## flow/config.mk

```make
export PLATFORM = sky130hd
export DESIGN_NAME = sha256_core
export DESIGN_NICKNAME = sha256_core
export VERILOG_FILES = /design/flow/design.v
export SDC_FILE = /design/flow/constraint.sdc
export NUM_CORES = 4
export LEC_CHECK = 0
export ABC_AREA = 1
export CAP_MARGIN = 20
export CORE_MARGIN = 2
export CORE_UTILIZATION = 58
export CTS_CLUSTER_SIZE = 66
export SLEW_MARGIN = 20
export TNS_END_PERCENT = 5
```

## flow/constraint.sdc

```tcl
create_clock -name core_clock -period 4.48 [get_ports {clk}]
set_input_delay 0.8960 -clock core_clock [delete_from_list [all_inputs] [get_ports {clk}]]
set_output_delay 0.8960 -clock core_clock [all_outputs]
set_load 0.01 [all_outputs]
```

## flow/design.v

```verilog
`timescale 1ns / 1ps
module compression(
    input [31:0] Ki, Wi,
    input [31:0] ain, bin, cin, din, ein, fin, gin, hin,
    output [31:0] aout, bout, cout, dout, eout, fout, gout, hout
    );
    wire [31:0] S0, S1, T1, T2, Ch_efg, Maj_abc;
    assign S0 = ({ain[1:0],ain[31:2]}) ^ ({ain[12:0],ain[31:13]}) ^ ({ain[21:0],ain[31:22]});
    assign S1 = ({ein[5:0],ein[31:6]}) ^ ({ein[10:0],ein[31:11]}) ^ ({ein[24:0],ein[31:25]});
    assign Maj_abc = (ain & bin) ^ (ain & cin) ^ (bin & cin);
    assign Ch_efg = (ein & fin) ^ (~ein & gin);
    assign T1 = hin + S1 + Ch_efg + Ki + Wi;
    assign T2 = S0 + Maj_abc;
    assign aout = T1 + T2;
    assign bout = ain;
    assign cout = bin;
    assign dout = cin;
    assign eout = din + T1;
    assign fout = ein;
    assign gout = fin;
    assign hout = gin;
endmodule
`timescale 1ns / 1ps
module sigma0(
    input [31:0] X,
    output [31:0] Y
    );
    assign Y = {X[6:0], X[31:7]} ^ {X[17:0], X[31:18]} ^ {3'b000, X[31:3]};
endmodule
module sigma1(
    input [31:0] X,
    output [31:0] Y
    );
    assign Y = {X[16:0], X[31:17]} ^ {X[18:0], X[31:19]} ^ {10'b0000000000, X[31:10]};
endmodule
module expander(
    input [31:0] Wm16, Wm15, Wm7, Wm2,
    output [31:0] Wnext
    );
    wire [31:0] sigmaL0Out, sigmaL1Out;
    sigma0 s0(.X(Wm15), .Y(sigmaL0Out));
    sigma1 s1(.X(Wm2), .Y(sigmaL1Out));
    assign Wnext = sigmaL1Out + Wm7 + sigmaL0Out + Wm16;
endmodule
`timescale 1ns / 1ps
module sha256_core(
    input clk, rst_n,
    input start,                
    input init,                 
    input [511:0] block,        
    output reg ready,
    output reg done,
    output [255:0] hash
    );
    localparam
        H01 = 32'h6A09E667,
        H02 = 32'hBB67AE85,
        H03 = 32'h3C6EF372,
        H04 = 32'hA54FF53A,
        H05 = 32'h510E527F,
        H06 = 32'h9B05688C,
        H07 = 32'h1F83D9AB,
        H08 = 32'h5BE0CD19;
    reg [31:0] H0, H1, H2, H3, H4, H5, H6, H7;
    reg [31:0] a, b, c, d, e, f, g, h;
    reg [31:0] W [0:15];
    reg [6:0] counter;
    reg busy;
    reg [31:0] Ki;
    always @(*)
        begin
            case(counter[5:0])
            6'd0:  Ki = 32'h428a2f98; 6'd1:  Ki = 32'h71374491; 6'd2:  Ki = 32'hb5c0fbcf; 6'd3:  Ki = 32'he9b5dba5;
            6'd4:  Ki = 32'h3956c25b; 6'd5:  Ki = 32'h59f111f1; 6'd6:  Ki = 32'h923f82a4; 6'd7:  Ki = 32'hab1c5ed5;
            6'd8:  Ki = 32'hd807aa98; 6'd9:  Ki = 32'h12835b01; 6'd10: Ki = 32'h243185be; 6'd11: Ki = 32'h550c7dc3;
            6'd12: Ki = 32'h72be5d74; 6'd13: Ki = 32'h80deb1fe; 6'd14: Ki = 32'h9bdc06a7; 6'd15: Ki = 32'hc19bf174;
            6'd16: Ki = 32'he49b69c1; 6'd17: Ki = 32'hefbe4786; 6'd18: Ki = 32'h0fc19dc6; 6'd19: Ki = 32'h240ca1cc;
            6'd20: Ki = 32'h2de92c6f; 6'd21: Ki = 32'h4a7484aa; 6'd22: Ki = 32'h5cb0a9dc; 6'd23: Ki = 32'h76f988da;
            6'd24: Ki = 32'h983e5152; 6'd25: Ki = 32'ha831c66d; 6'd26: Ki = 32'hb00327c8; 6'd27: Ki = 32'hbf597fc7;
            6'd28: Ki = 32'hc6e00bf3; 6'd29: Ki = 32'hd5a79147; 6'd30: Ki = 32'h06ca6351; 6'd31: Ki = 32'h14292967;
            6'd32: Ki = 32'h27b70a85; 6'd33: Ki = 32'h2e1b2138; 6'd34: Ki = 32'h4d2c6dfc; 6'd35: Ki = 32'h53380d13;
            6'd36: Ki = 32'h650a7354; 6'd37: Ki = 32'h766a0abb; 6'd38: Ki = 32'h81c2c92e; 6'd39: Ki = 32'h92722c85;
            6'd40: Ki = 32'ha2bfe8a1; 6'd41: Ki = 32'ha81a664b; 6'd42: Ki = 32'hc24b8b70; 6'd43: Ki = 32'hc76c51a3;
            6'd44: Ki = 32'hd192e819; 6'd45: Ki = 32'hd6990624; 6'd46: Ki = 32'hf40e3585; 6'd47: Ki = 32'h106aa070;
            6'd48: Ki = 32'h19a4c116; 6'd49: Ki = 32'h1e376c08; 6'd50: Ki = 32'h2748774c; 6'd51: Ki = 32'h34b0bcb5;
            6'd52: Ki = 32'h391c0cb3; 6'd53: Ki = 32'h4ed8aa4a; 6'd54: Ki = 32'h5b9cca4f; 6'd55: Ki = 32'h682e6ff3;
            6'd56: Ki = 32'h748f82ee; 6'd57: Ki = 32'h78a5636f; 6'd58: Ki = 32'h84c87814; 6'd59: Ki = 32'h8cc70208;
            6'd60: Ki = 32'h90befffa; 6'd61: Ki = 32'ha4506ceb; 6'd62: Ki = 32'hbef9a3f7; default: Ki = 32'hc67178f2;
            endcase
        end
    wire [31:0] an, bn, cn, dn, en, fn, gn, hn;
    wire [31:0] Wnext;
    compression u_compression(
        .Ki(Ki), .Wi(W[0]),
        .ain(a), .bin(b), .cin(c), .din(d), .ein(e), .fin(f), .gin(g), .hin(h),
        .aout(an), .bout(bn), .cout(cn), .dout(dn), .eout(en), .fout(fn), .gout(gn), .hout(hn)
        );
    expander u_expander(
        .Wm16(W[0]), .Wm15(W[1]), .Wm7(W[9]), .Wm2(W[14]),
        .Wnext(Wnext)
        );
    assign hash = {H0, H1, H2, H3, H4, H5, H6, H7};
    integer i;
    always @(posedge clk)
        begin
            if (~rst_n)
                begin
                    H0 <= H01; H1 <= H02; H2 <= H03; H3 <= H04;
                    H4 <= H05; H5 <= H06; H6 <= H07; H7 <= H08;
                    counter <= 0;
                    busy <= 0;
                    ready <= 1;
                    done <= 0;
                end
            else
                begin
                    done <= 0;
                    if (ready && start)
                        begin
                            if (init)
                                begin
                                    H0 <= H01; H1 <= H02; H2 <= H03; H3 <= H04;
                                    H4 <= H05; H5 <= H06; H6 <= H07; H7 <= H08;
                                    a <= H01; b <= H02; c <= H03; d <= H04;
                                    e <= H05; f <= H06; g <= H07; h <= H08;
                                end
                            else
                                begin
                                    a <= H0; b <= H1; c <= H2; d <= H3;
                                    e <= H4; f <= H5; g <= H6; h <= H7;
                                end
                            for (i = 0; i < 16; i = i + 1)
                                W[i] <= block[511-32*i -: 32];
                            counter <= 0;
                            busy <= 1;
                            ready <= 0;
                        end
                    else if (busy)
                        begin
                            if (counter == 64)
                                begin
                                    H0 <= H0 + a; H1 <= H1 + b; H2 <= H2 + c; H3 <= H3 + d;
                                    H4 <= H4 + e; H5 <= H5 + f; H6 <= H6 + g; H7 <= H7 + h;
                                    busy <= 0;
                                    ready <= 1;
                                    done <= 1;
                                end
                            else
                                begin
                                    a <= an; b <= bn; c <= cn; d <= dn;
                                    e <= en; f <= fn; g <= gn; h <= hn;
                                    for (i = 0; i < 15; i = i + 1)
                                        W[i] <= W[i+1];
                                    W[15] <= Wnext;
                                    counter <= counter + 1;
                                end
                        end
                end
        end
endmodule
```

## flow/run.sh

```bash
#!/bin/bash
# the make line also repeats each setting of config.mk as NAME=value (left out here)
make -C /OpenROAD-flow-scripts/flow DESIGN_CONFIG=/design/flow/config.mk WORK_HOME=/design/flow/orfs CLKGATE_MAP_FILE= finish
```

==> impl_metrics.prom, run 1 <==
# HELP chip_impl_metric Synthesis and place-and-route metrics
# TYPE chip_impl_metric gauge
chip_impl_info{name="run_status",value="failed layout checks"} 1
chip_impl_info{name="layout.failed_checks",value="setup timing"} 1
chip_impl_info{name="synth.logic.top_family",value="simple AND/OR/NAND/NOR gates"} 1
chip_impl_metric{name="critPathMaxFanout",unit=""} 4
chip_impl_metric{name="final.setup.worst_slack",unit="ns"} -1.73
chip_impl_metric{name="vias_per_cell",unit=""} 6.43
chip_impl_metric{name="cpPeakStageDelay",unit="ns"} 0.63
chip_impl_metric{name="remaining_number_of_nets_flagged_by_the_antenna_check_after_routing",unit=""} 0
chip_impl_metric{name="cells_on_worst_reg2reg_path",unit=""} 30
chip_impl_metric{name="worstMarginPinSlew",unit="ns"} 1.16
chip_impl_metric{name="yosysCellCount",unit=""} 10100
chip_impl_metric{name="yosysChipArea",unit="mm2"} 0.0767
chip_impl_metric{name="setup_violations",unit=""} 62
chip_impl_metric{name="cts_buffers",unit=""} 113
chip_impl_metric{name="die_y",unit="um"} 368
chip_impl_info{name="r2r_start",value="e[2]"} 1
chip_impl_metric{name="reg2reg_setup_slack",unit="ns"} -1.73
chip_impl_metric{name="yosys.area.top_type_share",unit="%"} 30.1
chip_impl_metric{name="post_dp_cell_area",unit="mm2"} 0.0909
chip_impl_info{name="synth-main-ff-cell",value="edfxtp_1"} 1
chip_impl_info{name="rr_endpoint",value="a[27]"} 1
chip_impl_metric{name="clock_sinks",unit=""} 1066
chip_impl_info{name="critical_path.startpoint_type",value="register"} 1
chip_impl_metric{name="io_buffer_count",unit=""} 773
chip_impl_metric{name="h-tree-depth",unit=""} 3
chip_impl_metric{name="max_clock_skew",unit="ns"} 0.107
chip_impl_info{name="min_from",value="counter[6]"} 1
chip_impl_metric{name="postSynthRegisterBits",unit=""} 1066
chip_impl_metric{name="antenna_found_initial",unit=""} 61
chip_impl_metric{name="ys_sh_aoi",unit="%"} 14.4
chip_impl_metric{name="cp.buffers_inverters",unit=""} 8
chip_impl_info{name="synth_dominant_cell_count",value="nand2_1"} 1
chip_impl_metric{name="clock.latency.late_pin",unit="ns"} 0.83
chip_impl_metric{name="grt_pass1_vias",unit=""} 79500
chip_impl_metric{name="yosysUniqueCellTypes",unit=""} 52
chip_impl_metric{name="numPlacedInstances",unit=""} 13000
chip_impl_info{name="whs_endpoint",value="counter[6]"} 1
chip_impl_metric{name="max_cap_viol_count",unit=""} 0
chip_impl_metric{name="clk_pin_slew",unit="ns"} 0.06
chip_impl_metric{name="placement_rows",unit=""} 133
chip_impl_info{name="clock_tree_from_tritoncts",value="done"} 1
chip_impl_info{name="worst-setup-path-type",value="register to register"} 1
chip_impl_metric{name="design.final.nets",unit=""} 12500
chip_impl_metric{name="area_delta_synth_final",unit="%"} 27.0
chip_impl_metric{name="avgRoutedWirePerCell",unit="um"} 26.9
chip_impl_metric{name="fp.coreArea",unit="mm2"} 0.131
chip_impl_metric{name="post_synthesis_instance_total",unit=""} 10100
chip_impl_metric{name="worstPathArrival",unit="ns"} 6.67
chip_impl_metric{name="drt-pass1-iter-count",unit=""} 22
chip_impl_metric{name="syn_avg_cell_area",unit="um2"} 7.56
chip_impl_metric{name="finalClockPeriodUsage",unit="%"} 139
chip_impl_metric{name="simple_gate_area_share",unit="%"} 24.8
chip_impl_metric{name="clock_path_buffers",unit=""} 3
chip_impl_metric{name="cts_hold_repair.buffers",unit=""} 0
chip_impl_info{name="critical_path_capture_point",value="a[27]"} 1
chip_impl_metric{name="hold_path_depth",unit=""} 2
chip_impl_metric{name="crit_cells",unit=""} 30
chip_impl_metric{name="yosysWarnings",unit=""} 3
chip_impl_metric{name="place.detailed.hpwl",unit="um"} 267000
chip_impl_metric{name="floorplan.io_pins",unit=""} 774
chip_impl_metric{name="post_synth_edffs",unit=""} 768
chip_impl_metric{name="place_congestion",unit=""} 1.11
chip_impl_metric{name="openroad.warnings",unit=""} 87
chip_impl_metric{name="gr-usage-all-layers",unit="%"} 50.5
chip_impl_metric{name="grt_max_degree",unit=""} 225
chip_impl_metric{name="num_vias",unit=""} 85700
chip_impl_info{name="type_of_the_tightest_min_delay_check",value="register to register"} 1
chip_impl_metric{name="globalRouteOverflowTotal",unit=""} 0
chip_impl_metric{name="adder_share",unit="%"} 11.5
chip_impl_info{name="common_cells",value="3112 x nand2_1, 1131 x inv_1, 907 x o21ai_0"} 1
chip_impl_metric{name="floorplanUtilization",unit="%"} 58.4
chip_impl_metric{name="grt_first_pass_wirelength",unit="um"} 509000
chip_impl_metric{name="slew_headroom",unit="%"} 22.5
chip_impl_metric{name="die-area",unit="mm2"} 0.135
chip_impl_metric{name="max_slew_vio_count",unit=""} 0
chip_impl_info{name="yosys-top-cells-area",value="edfxtp_1 30%, nand2_1 15%, dfxtp_1 7.8%"} 1
chip_impl_info{name="cp_slowest_cell",value="fa_2"} 1
chip_impl_metric{name="hold_slack",unit="ns"} 0.482
chip_impl_metric{name="maxClockFrequency",unit="MHz"} 161
chip_impl_info{name="cts_root_buf",value="clkbuf_16"} 1
chip_impl_info{name="critPathTopFamily",value="adder cells"} 1
chip_impl_metric{name="detail_route.iter0.violations",unit=""} 16700
chip_impl_info{name="crit_path_start",value="e[2]"} 1
chip_impl_metric{name="drt_drc_violations_left",unit=""} 0
chip_impl_metric{name="fp_nets",unit=""} 11200
chip_impl_metric{name="final_critical_path_required_period",unit="ns"} 6.21
chip_impl_metric{name="synth_seq_share",unit="%"} 37.9
chip_impl_metric{name="report.final.hold_viol_count",unit=""} 0
chip_impl_info{name="worst_setup_path_end_kind",value="register"} 1
chip_impl_metric{name="finalNonFillerCells",unit=""} 13300
chip_impl_metric{name="syn_area",unit="mm2"} 0.0767
chip_impl_metric{name="mux_share",unit="%"} 0
chip_impl_metric{name="die_w",unit="um"} 368
chip_impl_metric{name="post_synth_xor_area_fraction",unit="%"} 3.88
chip_impl_metric{name="ys_async_sr_fraction",unit="%"} 0
chip_impl_metric{name="detail_route.wirelength",unit="um"} 358000
chip_impl_info{name="grt_setup_unrepaired",value="yes"} 1
chip_impl_metric{name="finish.instance_area",unit="mm2"} 0.0973
chip_impl_info{name="yosysTopAreaCell",value="edfxtp_1"} 1
chip_impl_metric{name="worst_ep_required_time",unit="ns"} 4.95
## per-layer routing
layer / up-vias / wire, um / GRT usage, %
met5: - / 301 / 0
met4: 42 / 25000 / 26.1
met3: 1766 / 65000 / 21.1
met2: 7966 / 143000 / 70.5
met1: 39400 / 125000 / 66.5
li1: 36500 / - / -
## per-stage QoR
step | setup slack [ns] | setup TNS [ns] | utilization [%]
global placement | -1.96 | -80.94 | 69.2
floorplan | -9.76 | -7533.50 | -
detailed placement | -1.91 | -82.87 | 69.2
CTS | -1.47 | -63.21 | 73.3
finish | -1.73 | -73.59 | 74.1
global route | -1.89 | -83.93 | 74.1
## cell type report
type                       count  area [um2]
multi-input combinational   7568       44000
fill                        9379       34000
sequential                  1066       29000
timing repair buffer        1535       13900
inverter                    1148        4330
clock buffer                 142        3010
tap                         1755        2200
clock inverter                71         763
antenna                       43         108
## repair_timing
| action | in CTS | in global routing |
|---|---|---|
| endpoints found under the setup margin | 65 | 67 |
| resized | 308 | 202 |
| pin swaps | 71 | 76 |
| setup buffers | 33 | 23 |
| endpoints found under the hold margin | 0 | 0 |
==> run 2, diff against run 1 <==
Settings changed: ABC_AREA 1 to 0, CAP_MARGIN 20 to 25, CELL_PAD_IN_SITES_DETAIL_PLACEMENT from default to 1, CELL_PAD_IN_SITES_GLOBAL_PLACEMENT from default to 3, CORE_ASPECT_RATIO from default to 1.39, CORE_MARGIN 2 to 8, CTS_CLUSTER_DIAMETER from default to 180, CTS_CLUSTER_SIZE 66 to 58, GPL_TIMING_DRIVEN from default to 1, MAX_ROUTING_LAYER from default to met4, PLACE_DENSITY_LB_ADDON from default to 0.05, SETUP_SLACK_MARGIN from default to 1.06, SLEW_MARGIN 20 to 30, TNS_END_PERCENT 5 to default.
Clock period 4.48 ns to 10.8 ns, I/O delays scaled along.
==> impl_metrics.prom, run 2 <==
# HELP chip_impl_metric Metrics from one implementation run
# TYPE chip_impl_metric gauge
chip_impl_info{name="synth-main-ff-cell",value="edfxtp_1"} 1
chip_impl_metric{name="post_synth_xor_area_fraction",unit="%"} 6.88
chip_impl_metric{name="synth_seq_share",unit="%"} 40.6
chip_impl_info{name="yosysTopAreaCell",value="edfxtp_1"} 1
chip_impl_metric{name="yosysChipArea",unit="mm2"} 0.0715
chip_impl_info{name="failing_step",value="global placement without I/O (3_1_place_gp_skip_io)"} 1
chip_impl_metric{name="yosysCellCount",unit=""} 8226
chip_impl_metric{name="yosysUniqueCellTypes",unit=""} 90
chip_impl_info{name="synth_dominant_cell_count",value="nand2_1"} 1
chip_impl_metric{name="fp.coreArea",unit="mm2"} 0.123
chip_impl_metric{name="die_y",unit="um"} 430
chip_impl_metric{name="placement_rows",unit=""} 152
chip_impl_metric{name="mux_share",unit="%"} 0.611
chip_impl_metric{name="adder_share",unit="%"} 12.3
chip_impl_metric{name="postSynthRegisterBits",unit=""} 1066
chip_impl_metric{name="syn_area",unit="mm2"} 0.0715
chip_impl_metric{name="ys_async_sr_fraction",unit="%"} 0
chip_impl_metric{name="floorplanUtilization",unit="%"} 58.2
chip_impl_metric{name="ys_sh_aoi",unit="%"} 15.5
chip_impl_info{name="common_cells",value="2107 x nand2_1, 768 x edfxtp_1, 589 x o21ai_0"} 1
chip_impl_metric{name="fp_nets",unit=""} 9327
chip_impl_metric{name="post_synth_edffs",unit=""} 768
chip_impl_info{name="run_status",value="stopped before the end"} 1
chip_impl_info{name="synth.logic.top_family",value="simple AND/OR/NAND/NOR gates"} 1
chip_impl_info{name="run.stop_error",value="[ERROR FLW-0024] Place density exceeds 1.0 (current PLACE_DENSITY_LB_ADDON =  0.05). Please check if the value of  PLACE_DENSITY_LB_ADDON is between 0 and 0.99."} 1
chip_impl_metric{name="die-area",unit="mm2"} 0.135
chip_impl_metric{name="yosys.area.top_type_share",unit="%"} 32.3
chip_impl_metric{name="syn_avg_cell_area",unit="um2"} 8.69
chip_impl_metric{name="post_synthesis_instance_total",unit=""} 8226
chip_impl_metric{name="yosysWarnings",unit=""} 3
chip_impl_metric{name="simple_gate_area_share",unit="%"} 19.0
chip_impl_metric{name="die_w",unit="um"} 314
chip_impl_info{name="yosys-top-cells-area",value="edfxtp_1 32%, nand2_1 11%, dfxtp_1 8.3%"} 1
==> run 3, diff against run 2 <==
Settings changed: ABC_AREA 0 to default, CAP_MARGIN 25 to 20, CELL_PAD_IN_SITES_DETAIL_PLACEMENT 1 to default, CELL_PAD_IN_SITES_GLOBAL_PLACEMENT 3 to default, CORE_ASPECT_RATIO 1.39 to default, CORE_MARGIN 8 to 2, CORE_UTILIZATION 58 to 33, CTS_CLUSTER_DIAMETER 180 to default, CTS_CLUSTER_SIZE 58 to default, GPL_TIMING_DRIVEN 1 to default, MAX_ROUTING_LAYER met4 to default, PLACE_DENSITY from default to 0.6, PLACE_DENSITY_LB_ADDON 0.05 to default, SETUP_SLACK_MARGIN 1.06 to default, SLEW_MARGIN 30 to 20.
Clock period 10.8 ns to 7.7 ns, I/O delays scaled along.
==> impl_metrics.prom, run 3 <==
# HELP chip_impl_metric Synthesis and place-and-route metrics
# TYPE chip_impl_metric gauge
chip_impl_metric{name="design.final.nets",unit=""} 9937
chip_impl_metric{name="setup_violations",unit=""} 0
chip_impl_metric{name="syn_area",unit="mm2"} 0.0715
chip_impl_info{name="common_cells",value="2107 x nand2_1, 768 x edfxtp_1, 589 x o21ai_0"} 1
chip_impl_metric{name="syn_avg_cell_area",unit="um2"} 8.69
chip_impl_metric{name="floorplanUtilization",unit="%"} 33.2
chip_impl_metric{name="clock_sinks",unit=""} 1066
chip_impl_metric{name="worstMarginPinSlew",unit="ns"} 1.13
chip_impl_metric{name="postSynthRegisterBits",unit=""} 1066
chip_impl_info{name="crit_path_start",value="e[11]"} 1
chip_impl_metric{name="max_slew_vio_count",unit=""} 0
chip_impl_metric{name="finish.instance_area",unit="mm2"} 0.0870
chip_impl_metric{name="die_y",unit="um"} 469
chip_impl_metric{name="yosysChipArea",unit="mm2"} 0.0715
chip_impl_metric{name="io_buffer_count",unit=""} 773
chip_impl_info{name="crit_top_cell",value="inv_1"} 1
chip_impl_metric{name="max_clock_skew",unit="ns"} 0.0774
chip_impl_info{name="critical_path_capture_point",value="a[29]"} 1
chip_impl_metric{name="max_cap_viol_count",unit=""} 0
chip_impl_metric{name="cp.buffers_inverters",unit=""} 8
chip_impl_metric{name="yosysWarnings",unit=""} 3
chip_impl_metric{name="fp_nets",unit=""} 9327
chip_impl_metric{name="grt_pass1_vias",unit=""} 60900
chip_impl_metric{name="yosysUniqueCellTypes",unit=""} 90
chip_impl_metric{name="worstPathArrival",unit="ns"} 7.94
chip_impl_metric{name="cpPeakStageDelay",unit="ns"} 0.54
chip_impl_info{name="worst-setup-path-type",value="register to register"} 1
chip_impl_metric{name="drt-pass1-iter-count",unit=""} 6
chip_impl_metric{name="mux_share",unit="%"} 0.611
chip_impl_metric{name="detail_route.iter0.violations",unit=""} 7344
chip_impl_info{name="type_of_the_tightest_min_delay_check",value="register to register"} 1
chip_impl_metric{name="slew_headroom",unit="%"} 24.7
chip_impl_metric{name="post_synth_edffs",unit=""} 768
chip_impl_metric{name="fillCellCount",unit=""} 21300
chip_impl_metric{name="cts_buffers",unit=""} 133
chip_impl_metric{name="adder_share",unit="%"} 12.3
chip_impl_metric{name="ys_async_sr_fraction",unit="%"} 0
chip_impl_metric{name="report.final.hold_viol_count",unit=""} 0
chip_impl_metric{name="avgRoutedWirePerCell",unit="um"} 26.9
chip_impl_metric{name="num_vias",unit=""} 64800
chip_impl_metric{name="post_synth_xor_area_fraction",unit="%"} 6.88
chip_impl_metric{name="die_w",unit="um"} 469
chip_impl_metric{name="h-tree-depth",unit=""} 4
chip_impl_metric{name="drt_drc_violations_left",unit=""} 0
chip_impl_metric{name="post_dp_cell_area",unit="mm2"} 0.0825
chip_impl_metric{name="vias_per_cell",unit=""} 5.49
chip_impl_info{name="critPathTopFamily",value="adder cells"} 1
chip_impl_metric{name="cells_on_worst_reg2reg_path",unit=""} 31
chip_impl_metric{name="fp.coreArea",unit="mm2"} 0.215
chip_impl_metric{name="final_critical_path_required_period",unit="ns"} 7.43
chip_impl_metric{name="grt_first_pass_wirelength",unit="um"} 448000
chip_impl_info{name="yosys-top-cells-area",value="edfxtp_1 32%, nand2_1 11%, dfxtp_1 8.3%"} 1
chip_impl_metric{name="antenna_found_initial",unit=""} 46
chip_impl_metric{name="openroad.warnings",unit=""} 79
chip_impl_metric{name="clock.latency.late_pin",unit="ns"} 0.83
chip_impl_metric{name="area_delta_synth_final",unit="%"} 21.6
chip_impl_info{name="cts_root_buf",value="clkbuf_16"} 1
chip_impl_metric{name="totalNegativeSetupSlack",unit="ns"} 0
chip_impl_metric{name="cts_hold_repair.buffers",unit=""} 0
chip_impl_metric{name="simple_gate_area_share",unit="%"} 19.0
chip_impl_metric{name="multi_input_comb_area",unit="mm2"} 0.0390
chip_impl_metric{name="place.detailed.hpwl",unit="um"} 242000
chip_impl_info{name="cp_slowest_cell",value="fa_1"} 1
chip_impl_metric{name="synth_seq_share",unit="%"} 40.6
chip_impl_metric{name="reg2reg_setup_slack",unit="ns"} 0.27
chip_impl_metric{name="globalRouteOverflowTotal",unit=""} 0
chip_impl_metric{name="floorplan.io_pins",unit=""} 774
chip_impl_metric{name="crit_cells",unit=""} 31
chip_impl_metric{name="post_synthesis_instance_total",unit=""} 8226
chip_impl_info{name="r2r_start",value="e[11]"} 1
chip_impl_metric{name="ys_sh_aoi",unit="%"} 15.5
chip_impl_metric{name="clock_path_buffers",unit=""} 3
chip_impl_info{name="whs_endpoint",value="H6[2]"} 1
chip_impl_metric{name="worst_ep_required_time",unit="ns"} 8.21
chip_impl_info{name="synth_dominant_cell_count",value="nand2_1"} 1
chip_impl_info{name="min_from",value="H6[2]"} 1
chip_impl_info{name="yosysTopAreaCell",value="edfxtp_1"} 1
chip_impl_metric{name="remaining_number_of_nets_flagged_by_the_antenna_check_after_routing",unit=""} 0
chip_impl_metric{name="maxClockFrequency",unit="MHz"} 135
chip_impl_info{name="synth-main-ff-cell",value="edfxtp_1"} 1
chip_impl_info{name="critical_path.startpoint_type",value="register"} 1
chip_impl_metric{name="critPathMaxFanout",unit=""} 5
chip_impl_info{name="rr_endpoint",value="a[29]"} 1
chip_impl_metric{name="grt_max_degree",unit=""} 268
chip_impl_info{name="synth.logic.top_family",value="simple AND/OR/NAND/NOR gates"} 1
chip_impl_info{name="grt_setup_unrepaired",value="yes"} 1
chip_impl_metric{name="clk_pin_slew",unit="ns"} 0.07
chip_impl_metric{name="yosys.area.top_type_share",unit="%"} 32.3
chip_impl_metric{name="placement_rows",unit=""} 170
chip_impl_info{name="run_status",value="complete, no violations"} 1
chip_impl_metric{name="hold_path_depth",unit=""} 2
chip_impl_metric{name="yosysCellCount",unit=""} 8226
chip_impl_info{name="clock_tree_from_tritoncts",value="done"} 1
chip_impl_metric{name="die-area",unit="mm2"} 0.220
chip_impl_info{name="worst_setup_path_end_kind",value="register"} 1
chip_impl_metric{name="area.sequential",unit="mm2"} 0.0290
chip_impl_metric{name="detail_route.wirelength",unit="um"} 317000
chip_impl_metric{name="gr-usage-all-layers",unit="%"} 27.8
chip_impl_metric{name="finalClockPeriodUsage",unit="%"} 96.5
chip_impl_metric{name="place_congestion",unit=""} 0.995
==> run 3: what timing repair did <==
action,CTS,global route
setup buffers,0,2
endpoints found under the setup margin,0,7
gates resized,0,12
==> run 3: final cells by class <==
class                   count  share of cell area, %
flip-flops and latches   1066                   33.4
clock inverters            74                  0.906
inverters                 528                   2.28
diodes                     23                 0.0662
clock buffers             170                   4.08
well taps                2838                   4.08
multi-input cells        6191                   44.8
repair buffers            916                   10.4
==> run 3: layer usage <==
| layer | share of wire [%] | wire [um] | vias to the layer above | global-route usage [%] |
|---|---|---|---|---|
| li1 | - | - | 29500 | - |
| met1 | 44 | 140000 | 31600 | 40.0 |
| met2 | 41 | 131000 | 3259 | 39.6 |
| met3 | 10 | 33200 | 444 | 7.32 |
| met4 | 4.0 | 12600 | 30 | 10.2 |
| met5 | 0.058 | 183 | - | 0 |
==> run 3: through the flow <==
step	worst slack [ns]	util [%]	std cells	hold slack (ns)
floorplan	-7.34	-	8226	0.480
global placement	0.212	38.3	11500	0.492
detailed placement	0.258	38.3	11500	0.497
CTS	0.175	40.4	11800	0.491
global route	-0.0569	40.4	11800	0.509
finish	0.269	40.4	11800	0.503
==> run 4, diff against run 3 <==
Settings changed: CORE_UTILIZATION 33 to 50, PLACE_DENSITY 0.6 to default, TNS_END_PERCENT from default to 40.
Clock period 7.7 ns to 4.4 ns, I/O delays scaled along.
==> impl_metrics.prom, run 4 <==
# HELP chip_impl_metric Synthesis and place-and-route metrics
# TYPE chip_impl_metric gauge
chip_impl_info{name="yosysTopAreaCell",value="edfxtp_1"} 1
chip_impl_metric{name="yosysWarnings",unit=""} 3
chip_impl_metric{name="critPathMaxFanout",unit=""} 4
chip_impl_info{name="synth-main-ff-cell",value="edfxtp_1"} 1
chip_impl_metric{name="io_buffer_count",unit=""} 773
chip_impl_metric{name="syn_avg_cell_area",unit="um2"} 8.69
chip_impl_metric{name="final_critical_path_required_period",unit="ns"} 6.94
chip_impl_metric{name="grt_pass1_vias",unit=""} 66000
chip_impl_metric{name="yosys.area.top_type_share",unit="%"} 32.3
chip_impl_info{name="layout.failed_checks",value="setup timing"} 1
chip_impl_metric{name="post_synth_edffs",unit=""} 768
chip_impl_metric{name="hold_slack",unit="ns"} 0.490
chip_impl_info{name="critPathTopFamily",value="adder cells"} 1
chip_impl_metric{name="slew_headroom",unit="%"} 23.2
chip_impl_info{name="synth_dominant_cell_count",value="nand2_1"} 1
chip_impl_metric{name="drt_drc_violations_left",unit=""} 0
chip_impl_metric{name="reg2reg_setup_slack",unit="ns"} -2.54
chip_impl_metric{name="mux_share",unit="%"} 0.611
chip_impl_metric{name="finalNonFillerCells",unit=""} 11700
chip_impl_metric{name="grt_first_pass_wirelength",unit="um"} 440000
chip_impl_info{name="common_cells",value="2107 x nand2_1, 768 x edfxtp_1, 589 x o21ai_0"} 1
chip_impl_metric{name="area_delta_synth_final",unit="%"} 30.8
chip_impl_metric{name="crit_cells",unit=""} 30
chip_impl_metric{name="max_slew_vio_count",unit=""} 0
chip_impl_info{name="critical_path.startpoint_type",value="register"} 1
chip_impl_metric{name="die_w",unit="um"} 382
chip_impl_metric{name="clk_pin_slew",unit="ns"} 0.07
chip_impl_info{name="yosys-top-cells-area",value="edfxtp_1 32%, nand2_1 11%, dfxtp_1 8.3%"} 1
chip_impl_metric{name="finish.instance_area",unit="mm2"} 0.0935
chip_impl_metric{name="worstPathArrival",unit="ns"} 7.50
chip_impl_metric{name="setup_violations",unit=""} 69
chip_impl_metric{name="preCtsSetupSlack",unit="ns"} -2.75
chip_impl_metric{name="antenna_found_initial",unit=""} 40
chip_impl_metric{name="place.detailed.hpwl",unit="um"} 233000
chip_impl_metric{name="yosysUniqueCellTypes",unit=""} 90
chip_impl_metric{name="floorplan.io_pins",unit=""} 774
chip_impl_metric{name="floorplanUtilization",unit="%"} 50.4
chip_impl_metric{name="cells_on_worst_reg2reg_path",unit=""} 30
chip_impl_metric{name="yosysCellCount",unit=""} 8226
chip_impl_metric{name="num_vias",unit=""} 69200
chip_impl_metric{name="remaining_number_of_nets_flagged_by_the_antenna_check_after_routing",unit=""} 0
chip_impl_metric{name="post_synthesis_instance_total",unit=""} 8226
chip_impl_metric{name="fp.coreArea",unit="mm2"} 0.142
chip_impl_metric{name="design.final.nets",unit=""} 10700
chip_impl_metric{name="multi_input_comb_area",unit="mm2"} 0.0405
chip_impl_metric{name="cts_buffers",unit=""} 119
chip_impl_metric{name="postSynthRegisterBits",unit=""} 1066
chip_impl_metric{name="drt-pass1-iter-count",unit=""} 8
chip_impl_metric{name="vias_per_cell",unit=""} 5.93
chip_impl_metric{name="placement_rows",unit=""} 138
chip_impl_metric{name="totalNegativeSetupSlack",unit="ns"} -102.18
chip_impl_metric{name="syn_area",unit="mm2"} 0.0715
chip_impl_metric{name="worstMarginPinSlew",unit="ns"} 1.14
chip_impl_metric{name="die-area",unit="mm2"} 0.146
chip_impl_metric{name="worst_ep_required_time",unit="ns"} 4.96
chip_impl_info{name="crit_path_start",value="e[19]"} 1
chip_impl_metric{name="cp.buffers_inverters",unit=""} 8
chip_impl_info{name="min_from",value="W[13][20]"} 1
chip_impl_metric{name="synth_seq_share",unit="%"} 40.6
chip_impl_metric{name="cpPeakStageDelay",unit="ns"} 0.55
chip_impl_metric{name="fp_nets",unit=""} 9327
chip_impl_metric{name="maxClockFrequency",unit="MHz"} 144
chip_impl_info{name="run_status",value="failed layout checks"} 1
chip_impl_metric{name="gr-usage-all-layers",unit="%"} 40.7
chip_impl_metric{name="fillCellCount",unit=""} 11600
chip_impl_metric{name="grt_max_degree",unit=""} 230
chip_impl_info{name="grt_setup_unrepaired",value="yes"} 1
chip_impl_metric{name="hold_path_depth",unit=""} 2
chip_impl_metric{name="clock_sinks",unit=""} 1066
chip_impl_metric{name="h-tree-depth",unit=""} 3
chip_impl_info{name="cp_slowest_cell",value="fa_1"} 1
chip_impl_info{name="rr_endpoint",value="a[26]"} 1
chip_impl_info{name="worst-setup-path-type",value="register to register"} 1
chip_impl_metric{name="detail_route.wirelength",unit="um"} 307000
chip_impl_info{name="type_of_the_tightest_min_delay_check",value="register to register"} 1
chip_impl_metric{name="ys_sh_aoi",unit="%"} 15.5
chip_impl_metric{name="clock.latency.late_pin",unit="ns"} 0.81
chip_impl_metric{name="detail_route.iter0.violations",unit=""} 8877
chip_impl_info{name="critical_path_capture_point",value="a[26]"} 1
chip_impl_metric{name="openroad.warnings",unit=""} 69
chip_impl_metric{name="cts_hold_repair.buffers",unit=""} 0
chip_impl_metric{name="report.final.hold_viol_count",unit=""} 0
chip_impl_metric{name="die_y",unit="um"} 382
chip_impl_metric{name="yosysChipArea",unit="mm2"} 0.0715
chip_impl_metric{name="place_congestion",unit=""} 1.03
chip_impl_metric{name="post_dp_cell_area",unit="mm2"} 0.0874
chip_impl_metric{name="ys_async_sr_fraction",unit="%"} 0
chip_impl_metric{name="final.setup.worst_slack",unit="ns"} -2.54
chip_impl_metric{name="avgRoutedWirePerCell",unit="um"} 26.3
chip_impl_info{name="r2r_start",value="e[19]"} 1
chip_impl_metric{name="finalClockPeriodUsage",unit="%"} 158
chip_impl_metric{name="max_clock_skew",unit="ns"} 0.0881
chip_impl_metric{name="max_cap_viol_count",unit=""} 0
chip_impl_metric{name="globalRouteOverflowTotal",unit=""} 0
chip_impl_metric{name="clock_path_buffers",unit=""} 3
chip_impl_metric{name="numPlacedInstances",unit=""} 11400
chip_impl_info{name="worst_setup_path_end_kind",value="register"} 1
chip_impl_info{name="clock_tree_from_tritoncts",value="done"} 1
chip_impl_info{name="synth.logic.top_family",value="simple AND/OR/NAND/NOR gates"} 1
chip_impl_info{name="whs_endpoint",value="W[12][20]"} 1
chip_impl_metric{name="simple_gate_area_share",unit="%"} 19.0
chip_impl_metric{name="adder_share",unit="%"} 12.3
chip_impl_info{name="cts_root_buf",value="clkbuf_16"} 1
chip_impl_metric{name="post_synth_xor_area_fraction",unit="%"} 6.88
chip_impl_metric{name="area.sequential",unit="mm2"} 0.0290
[run 4: area by class of cell]
class	count	share of cell area (%)
Inverter	528	2.13
Sequential cell	1066	31.0
Timing Repair Buffer	1727	16.6
Tap cell	1890	2.53
Clock inverter	68	0.854
Clock buffer	157	3.52
Antenna cell	32	0.0856
Multi-Input combinational cell	6191	43.3
[run 4: timing repair]
item	4_1_cts	5_1_grt
pin swaps	116	101
setup endpoints to repair	73	82
resized	196	182
setup buffers	19	19
[run 4: stage by stage]
step / util (%)
after floorplan: -
after global placement: 61.6
after detailed placement: 61.6
after CTS: 65.2
after global routing: 65.9
final: 66.0
[run 4: layer usage]
layer  track usage, %  wire (um)  up-vias
met3             8.38      33500      740
met4             20.2      17100       14
met1             56.8     124000    33200
li1                 -          -    31100
met2             60.0     132000     4186
met5                0         90        -
==> run 5, diff against run 4 <==
Settings changed: ABC_AREA from default to 1, CORE_UTILIZATION 50 to 71, PLACE_DENSITY_LB_ADDON from default to 0.11, SETUP_SLACK_MARGIN from default to 1.81, TNS_END_PERCENT 40 to default.
Clock period 4.4 ns to 6.67 ns, I/O delays scaled along.
==> impl_metrics.prom, run 5 <==
# HELP chip_impl_metric Metrics from one implementation run
# TYPE chip_impl_metric gauge
chip_impl_info{name="cts_root_buf",value="clkbuf_16"} 1
chip_impl_info{name="failing_step",value="global routing (5_1_grt)"} 1
chip_impl_metric{name="ys_async_sr_fraction",unit="%"} 0
chip_impl_info{name="run.stop_error",value="[ERROR GRT-0232] Routing congestion too high. Check the congestion heatmap in the GUI."} 1
chip_impl_metric{name="synth_seq_share",unit="%"} 37.9
chip_impl_metric{name="syn_area",unit="mm2"} 0.0767
chip_impl_metric{name="syn_avg_cell_area",unit="um2"} 7.56
chip_impl_metric{name="yosysWarnings",unit=""} 3
chip_impl_info{name="yosysTopAreaCell",value="edfxtp_1"} 1
chip_impl_metric{name="die_y",unit="um"} 333
chip_impl_metric{name="post_synth_edffs",unit=""} 768
chip_impl_info{name="common_cells",value="3112 x nand2_1, 1131 x inv_1, 907 x o21ai_0"} 1
chip_impl_metric{name="yosys.area.top_type_share",unit="%"} 30.1
chip_impl_info{name="run_status",value="stopped before the end"} 1
chip_impl_metric{name="h-tree-depth",unit=""} 3
chip_impl_metric{name="io_buffer_count",unit=""} 773
chip_impl_metric{name="mux_share",unit="%"} 0
chip_impl_info{name="synth_dominant_cell_count",value="nand2_1"} 1
chip_impl_metric{name="gr-usage-all-layers",unit="%"} 71.6
chip_impl_metric{name="yosysUniqueCellTypes",unit=""} 52
chip_impl_info{name="synth.logic.top_family",value="simple AND/OR/NAND/NOR gates"} 1
chip_impl_metric{name="fp.coreArea",unit="mm2"} 0.107
chip_impl_metric{name="simple_gate_area_share",unit="%"} 24.8
chip_impl_metric{name="clock_path_buffers",unit=""} 3
chip_impl_metric{name="post_synth_xor_area_fraction",unit="%"} 3.88
chip_impl_metric{name="fp_nets",unit=""} 11200
chip_impl_metric{name="adder_share",unit="%"} 11.5
chip_impl_metric{name="post_synthesis_instance_total",unit=""} 10100
chip_impl_metric{name="clock_sinks",unit=""} 1066
chip_impl_metric{name="post_dp_cell_area",unit="mm2"} 0.0861
chip_impl_metric{name="globalRouteOverflowTotal",unit=""} 58
chip_impl_info{name="synth-main-ff-cell",value="edfxtp_1"} 1
chip_impl_metric{name="die_w",unit="um"} 333
chip_impl_metric{name="floorplanUtilization",unit="%"} 71.6
chip_impl_metric{name="ys_sh_aoi",unit="%"} 14.4
chip_impl_metric{name="place_congestion",unit=""} 1.28
chip_impl_metric{name="place.detailed.hpwl",unit="um"} 237000
chip_impl_metric{name="yosysCellCount",unit=""} 10100
chip_impl_metric{name="cts_buffers",unit=""} 110
chip_impl_metric{name="yosysChipArea",unit="mm2"} 0.0767
chip_impl_metric{name="floorplan.io_pins",unit=""} 774
chip_impl_metric{name="postSynthRegisterBits",unit=""} 1066
chip_impl_metric{name="die-area",unit="mm2"} 0.111
chip_impl_info{name="yosys-top-cells-area",value="edfxtp_1 30%, nand2_1 15%, dfxtp_1 7.8%"} 1
chip_impl_metric{name="cts_hold_repair.buffers",unit=""} 0
chip_impl_metric{name="placement_rows",unit=""} 120
-- run 5: per-layer routing --
metal	GRT overflow	track usage (%)
met5	0	38.4
met1	1	74.9
met2	31	86.5
met3	2	58.1
met4	24	61.2
-- run 5: through the flow --
step           cells  TNS (ns)  setup WS [ns]
2_1_floorplan  10100  -6150.40          -8.01
3_3_place_gp   12000         0          0.436
3_5_place_dp   12000         0          0.193
4_1_cts        12400         0          0.736
-- run 5: repair_timing --
action	4_1_cts
pin swaps	125
resized	396
buffers inserted	120
setup endpoints to repair	54
==> run 6, diff against run 5 <==
Settings changed: ABC_AREA 1 to default, CORE_UTILIZATION 71 to 40, PLACE_DENSITY from default to 0.6, PLACE_DENSITY_LB_ADDON 0.11 to default, SETUP_SLACK_MARGIN 1.81 to default.
Clock period 6.67 ns to 7.7 ns, I/O delays scaled along.
==> impl_metrics.prom, run 6 <==
# HELP chip_impl_metric Synthesis and place-and-route metrics
# TYPE chip_impl_metric gauge
chip_impl_info{name="run_status",value="complete, no violations"} 1
chip_impl_info{name="critPathTopFamily",value="adder cells"} 1
chip_impl_metric{name="postSynthRegisterBits",unit=""} 1066
chip_impl_info{name="min_from",value="W[4][23]"} 1
chip_impl_metric{name="area_delta_synth_final",unit="%"} 20.7
chip_impl_metric{name="max_cap_viol_count",unit=""} 0
chip_impl_metric{name="yosysChipArea",unit="mm2"} 0.0715
chip_impl_metric{name="syn_area",unit="mm2"} 0.0715
chip_impl_info{name="r2r_start",value="e[2]"} 1
chip_impl_metric{name="hold_path_depth",unit=""} 2
chip_impl_metric{name="crit_cells",unit=""} 31
chip_impl_info{name="cts_root_buf",value="clkbuf_16"} 1
chip_impl_metric{name="h-tree-depth",unit=""} 4
chip_impl_info{name="type_of_the_tightest_min_delay_check",value="register to register"} 1
chip_impl_info{name="cp_slowest_cell",value="fa_1"} 1
chip_impl_metric{name="yosysCellCount",unit=""} 8226
chip_impl_metric{name="grt_max_degree",unit=""} 231
chip_impl_metric{name="placement_rows",unit=""} 155
chip_impl_metric{name="ys_sh_aoi",unit="%"} 15.5
chip_impl_metric{name="report.final.hold_viol_count",unit=""} 0
chip_impl_metric{name="met2WireLength",unit="um"} 136000
chip_impl_metric{name="drt_drc_violations_left",unit=""} 0
chip_impl_metric{name="gr-usage-all-layers",unit="%"} 33.3
chip_impl_info{name="critical_path.startpoint_type",value="register"} 1
chip_impl_info{name="grt_setup_unrepaired",value="yes"} 1
chip_impl_metric{name="cts_hold_repair.buffers",unit=""} 0
chip_impl_metric{name="cells_on_worst_reg2reg_path",unit=""} 31
chip_impl_metric{name="maxClockFrequency",unit="MHz"} 135
chip_impl_metric{name="floorplan.io_pins",unit=""} 774
chip_impl_info{name="maxUsedRoutingLayer",value="met5"} 1
chip_impl_info{name="synth-main-ff-cell",value="edfxtp_1"} 1
chip_impl_metric{name="die_y",unit="um"} 427
chip_impl_metric{name="final_critical_path_required_period",unit="ns"} 7.40
chip_impl_metric{name="post_synth_edffs",unit=""} 768
chip_impl_metric{name="setup_violations",unit=""} 0
chip_impl_metric{name="worstPathArrival",unit="ns"} 7.94
chip_impl_info{name="yosys-top-cells-area",value="edfxtp_1 32%, nand2_1 11%, dfxtp_1 8.3%"} 1
chip_impl_info{name="clock_tree_from_tritoncts",value="done"} 1
chip_impl_metric{name="max_slew_vio_count",unit=""} 0
chip_impl_metric{name="openroad.warnings",unit=""} 88
chip_impl_metric{name="mux_share",unit="%"} 0.611
chip_impl_metric{name="antenna_found_initial",unit=""} 28
chip_impl_metric{name="grt_pass1_vias",unit=""} 59600
chip_impl_metric{name="remaining_number_of_nets_flagged_by_the_antenna_check_after_routing",unit=""} 0
chip_impl_metric{name="num_vias",unit=""} 64600
chip_impl_info{name="synth_dominant_cell_count",value="nand2_1"} 1
chip_impl_metric{name="die_w",unit="um"} 427
chip_impl_metric{name="clock_path_buffers",unit=""} 3
chip_impl_metric{name="preCtsSetupSlack",unit="ns"} 0.134
chip_impl_info{name="common_cells",value="2107 x nand2_1, 768 x edfxtp_1, 589 x o21ai_0"} 1
chip_impl_metric{name="yosysUniqueCellTypes",unit=""} 90
chip_impl_metric{name="finalClockPeriodUsage",unit="%"} 96.1
chip_impl_metric{name="floorplanUtilization",unit="%"} 40.2
chip_impl_metric{name="cts_buffers",unit=""} 134
chip_impl_metric{name="avgRoutedWirePerCell",unit="um"} 27.8
chip_impl_metric{name="fp.coreArea",unit="mm2"} 0.178
chip_impl_metric{name="detail_route.iter0.violations",unit=""} 8541
chip_impl_info{name="crit_top_cell",value="inv_1"} 1
chip_impl_metric{name="syn_avg_cell_area",unit="um2"} 8.69
chip_impl_metric{name="reg2reg_setup_slack",unit="ns"} 0.30
chip_impl_info{name="critical_path_capture_point",value="a[25]"} 1
chip_impl_metric{name="fp_nets",unit=""} 9327
chip_impl_metric{name="clock.latency.late_pin",unit="ns"} 0.83
chip_impl_metric{name="clock_sinks",unit=""} 1066
chip_impl_info{name="synth.logic.top_family",value="simple AND/OR/NAND/NOR gates"} 1
chip_impl_metric{name="met3WireLength",unit="um"} 29000
chip_impl_metric{name="drt-met1-wl",unit="um"} 134000
chip_impl_metric{name="cpPeakStageDelay",unit="ns"} 0.52
chip_impl_metric{name="vias_per_cell",unit=""} 5.72
chip_impl_metric{name="design.final.nets",unit=""} 9912
chip_impl_metric{name="post_synthesis_instance_total",unit=""} 8226
chip_impl_info{name="crit_path_start",value="e[2]"} 1
chip_impl_metric{name="critPathMaxFanout",unit=""} 6
chip_impl_metric{name="grt_first_pass_wirelength",unit="um"} 437000
chip_impl_info{name="rr_endpoint",value="a[25]"} 1
chip_impl_metric{name="synth_seq_share",unit="%"} 40.6
chip_impl_metric{name="cp.buffers_inverters",unit=""} 7
chip_impl_metric{name="drt-pass1-iter-count",unit=""} 6
chip_impl_metric{name="post_dp_cell_area",unit="mm2"} 0.0816
chip_impl_metric{name="yosysWarnings",unit=""} 3
chip_impl_metric{name="simple_gate_area_share",unit="%"} 19.0
chip_impl_metric{name="ys_async_sr_fraction",unit="%"} 0
chip_impl_metric{name="adder_share",unit="%"} 12.3
chip_impl_metric{name="die-area",unit="mm2"} 0.182
chip_impl_metric{name="yosys.area.top_type_share",unit="%"} 32.3
chip_impl_metric{name="detail_route.wirelength",unit="um"} 314000
chip_impl_metric{name="hold_slack",unit="ns"} 0.501
chip_impl_metric{name="globalRouteOverflowTotal",unit=""} 0
chip_impl_metric{name="slew_headroom",unit="%"} 17.4
chip_impl_metric{name="io_buffer_count",unit=""} 773
chip_impl_info{name="yosysTopAreaCell",value="edfxtp_1"} 1
chip_impl_metric{name="clk_pin_slew",unit="ns"} 0.06
chip_impl_metric{name="post_synth_xor_area_fraction",unit="%"} 6.88
chip_impl_info{name="whs_endpoint",value="W[3][23]"} 1
chip_impl_metric{name="final.setup.worst_slack",unit="ns"} 0.298
chip_impl_info{name="worst-setup-path-type",value="register to register"} 1
chip_impl_info{name="worst_setup_path_end_kind",value="register"} 1
chip_impl_metric{name="place.detailed.hpwl",unit="um"} 239000
chip_impl_metric{name="worstMarginPinSlew",unit="ns"} 1.23
chip_impl_metric{name="fillCellCount",unit=""} 17000
chip_impl_metric{name="place_congestion",unit=""} 0.975
chip_impl_metric{name="max_clock_skew",unit="ns"} 0.0357
chip_impl_metric{name="worst_ep_required_time",unit="ns"} 8.24
chip_impl_metric{name="finish.instance_area",unit="mm2"} 0.0863
==> run 6: layout make-up <==
cell class	instances	area, um2	share of cell area [%]
Timing Repair Buffer	890	8760	10.2
Inverter	528	1980	2.30
Multi-Input combinational cell	6191	39000	45.1
Clock buffer	169	3610	4.18
Antenna cell	29	72.6	0.0841
Clock inverter	71	946	1.10
Sequential cell	1066	29000	33.6
Tap cell	2355	2950	3.41
==> run 6: metrics by stage <==
step	std cells	utilization, %	setup TNS [ns]
floorplan	8226	-	-5636.28
global placement	11000	45.8	0
detailed placement	11000	45.8	0
CTS	11300	48.4	0
global route	11300	48.5	-0.113
finish	11300	48.5	0
==> run 6: metal layers <==
metal  up-vias  track usage [%]
met3       514             6.97
met5         -                0
li1      29500                -
met4        10             14.7
met2      3200             48.6
met1     31400             47.2
==> run 6: repair_timing <==
item	4_1_cts	5_1_grt
endpoints found under the setup margin	0	10
setup buffers	0	1
hold endpoints to repair	0	0
gates resized	0	12
==> run 7, diff against run 6 <==
Settings changed: CORE_UTILIZATION 40 to 50, PLACE_DENSITY 0.6 to default, SETUP_SLACK_MARGIN from default to 1.14.
Clock period 7.7 ns to 4.4 ns, I/O delays scaled along.
==> impl_metrics.prom, run 7 <==
# HELP chip_impl_metric Synthesis and place-and-route metrics
# TYPE chip_impl_metric gauge
chip_impl_info{name="run_status",value="failed layout checks"} 1
chip_impl_info{name="layout.failed_checks",value="setup timing"} 1
chip_impl_metric{name="detail_route.wirelength",unit="um"} 308000
chip_impl_info{name="worst-setup-path-type",value="register to register"} 1
chip_impl_metric{name="final_critical_path_required_period",unit="ns"} 6.78
chip_impl_metric{name="fp.coreArea",unit="mm2"} 0.142
chip_impl_metric{name="avgRoutedWirePerCell",unit="um"} 26.3
chip_impl_info{name="synth-main-ff-cell",value="edfxtp_1"} 1
chip_impl_metric{name="post_synth_xor_area_fraction",unit="%"} 6.88
chip_impl_info{name="crit_top_cell",value="fa_1"} 1
chip_impl_info{name="r2r_start",value="g[1]"} 1
chip_impl_metric{name="crit_cells",unit=""} 30
chip_impl_metric{name="die-area",unit="mm2"} 0.146
chip_impl_metric{name="post_dp_cell_area",unit="mm2"} 0.0877
chip_impl_metric{name="vias_per_cell",unit=""} 5.93
chip_impl_info{name="common_cells",value="2107 x nand2_1, 768 x edfxtp_1, 589 x o21ai_0"} 1
chip_impl_metric{name="cells_on_worst_reg2reg_path",unit=""} 30
chip_impl_metric{name="openroad.warnings",unit=""} 69
chip_impl_metric{name="post_synth_edffs",unit=""} 768
chip_impl_info{name="critPathTopFamily",value="adder cells"} 1
chip_impl_metric{name="num_vias",unit=""} 69400
chip_impl_info{name="yosysTopAreaCell",value="edfxtp_1"} 1
chip_impl_metric{name="cp.buffers_inverters",unit=""} 5
chip_impl_info{name="cp_slowest_cell",value="fa_1"} 1
chip_impl_metric{name="grt_first_pass_wirelength",unit="um"} 437000
chip_impl_info{name="min_from",value="W[6][9]"} 1
chip_impl_metric{name="totalNegativeSetupSlack",unit="ns"} -97.30
chip_impl_metric{name="ys_async_sr_fraction",unit="%"} 0
chip_impl_metric{name="clock.latency.late_pin",unit="ns"} 0.81
chip_impl_metric{name="cpPeakStageDelay",unit="ns"} 0.52
chip_impl_info{name="grt_setup_unrepaired",value="yes"} 1
chip_impl_metric{name="preCtsSetupSlack",unit="ns"} -2.60
chip_impl_metric{name="simple_gate_area_share",unit="%"} 19.0
chip_impl_metric{name="gr-usage-all-layers",unit="%"} 40.4
chip_impl_metric{name="place.detailed.hpwl",unit="um"} 232000
chip_impl_metric{name="finalClockPeriodUsage",unit="%"} 154
chip_impl_metric{name="antenna_found_initial",unit=""} 35
chip_impl_metric{name="grt_max_degree",unit=""} 177
chip_impl_metric{name="postLayoutCoreUtil",unit="%"} 67.3
chip_impl_metric{name="setup_violations",unit=""} 71
chip_impl_info{name="cts_root_buf",value="clkbuf_16"} 1
chip_impl_metric{name="placement_rows",unit=""} 138
chip_impl_metric{name="drt-pass1-iter-count",unit=""} 8
chip_impl_metric{name="area_delta_synth_final",unit="%"} 33.4
chip_impl_metric{name="h-tree-depth",unit=""} 3
chip_impl_metric{name="slew_headroom",unit="%"} 18.1
chip_impl_metric{name="final.setup.worst_slack",unit="ns"} -2.38
chip_impl_metric{name="clk_pin_slew",unit="ns"} 0.06
chip_impl_metric{name="clock_sinks",unit=""} 1066
chip_impl_metric{name="worstPathArrival",unit="ns"} 7.27
chip_impl_metric{name="post_synthesis_instance_total",unit=""} 8226
chip_impl_metric{name="max_cap_viol_count",unit=""} 0
chip_impl_info{name="whs_endpoint",value="W[5][9]"} 1
chip_impl_metric{name="cts_hold_repair.buffers",unit=""} 0
chip_impl_metric{name="adder_share",unit="%"} 12.3
chip_impl_metric{name="yosysCellCount",unit=""} 8226
chip_impl_info{name="synth.logic.top_family",value="simple AND/OR/NAND/NOR gates"} 1
chip_impl_info{name="worst_setup_path_end_kind",value="register"} 1
chip_impl_info{name="rr_endpoint",value="a[26]"} 1
chip_impl_info{name="critical_path.startpoint_type",value="register"} 1
chip_impl_metric{name="finish.instance_area",unit="mm2"} 0.0954
chip_impl_metric{name="remaining_number_of_nets_flagged_by_the_antenna_check_after_routing",unit=""} 0
chip_impl_metric{name="grt_pass1_vias",unit=""} 65200
chip_impl_metric{name="cts_buffers",unit=""} 117
-- run 7: per-layer routing --
metal	GRT usage (%)	share of wire, %	up-vias
met5	0	0.012	-
met4	17.7	5.2	6
met3	8.21	11	724
met2	60.7	44	4221
met1	56.6	40	33300
li1	-	-	31200
-- run 7: cell type report --
class                   count  area [um2]  area share, %
multi-input cells        6191       42000           44.0
flip-flops and latches   1066       29000           30.4
repair buffers           1763       15900           16.7
clock buffers             168        3290           3.45
well taps                1890        2360           2.48
inverters                 528        2000           2.09
clock inverters            55         676          0.708
diodes                     33        82.6         0.0866
-- run 7: timing repair --
action,CTS,global route
cloned,1,0
buffers inserted,51,42
resized,403,207
pin swaps,190,147
endpoints found under the setup margin,160,203
-- run 7: through the flow --
step / hold WS (ns) / cells
after CTS: 0.468 / 11600
final: 0.477 / 11700
after detailed placement: 0.479 / 11300
after global routing: 0.489 / 11700
after floorplan: 0.480 / 8226
after global placement: 0.467 / 11300
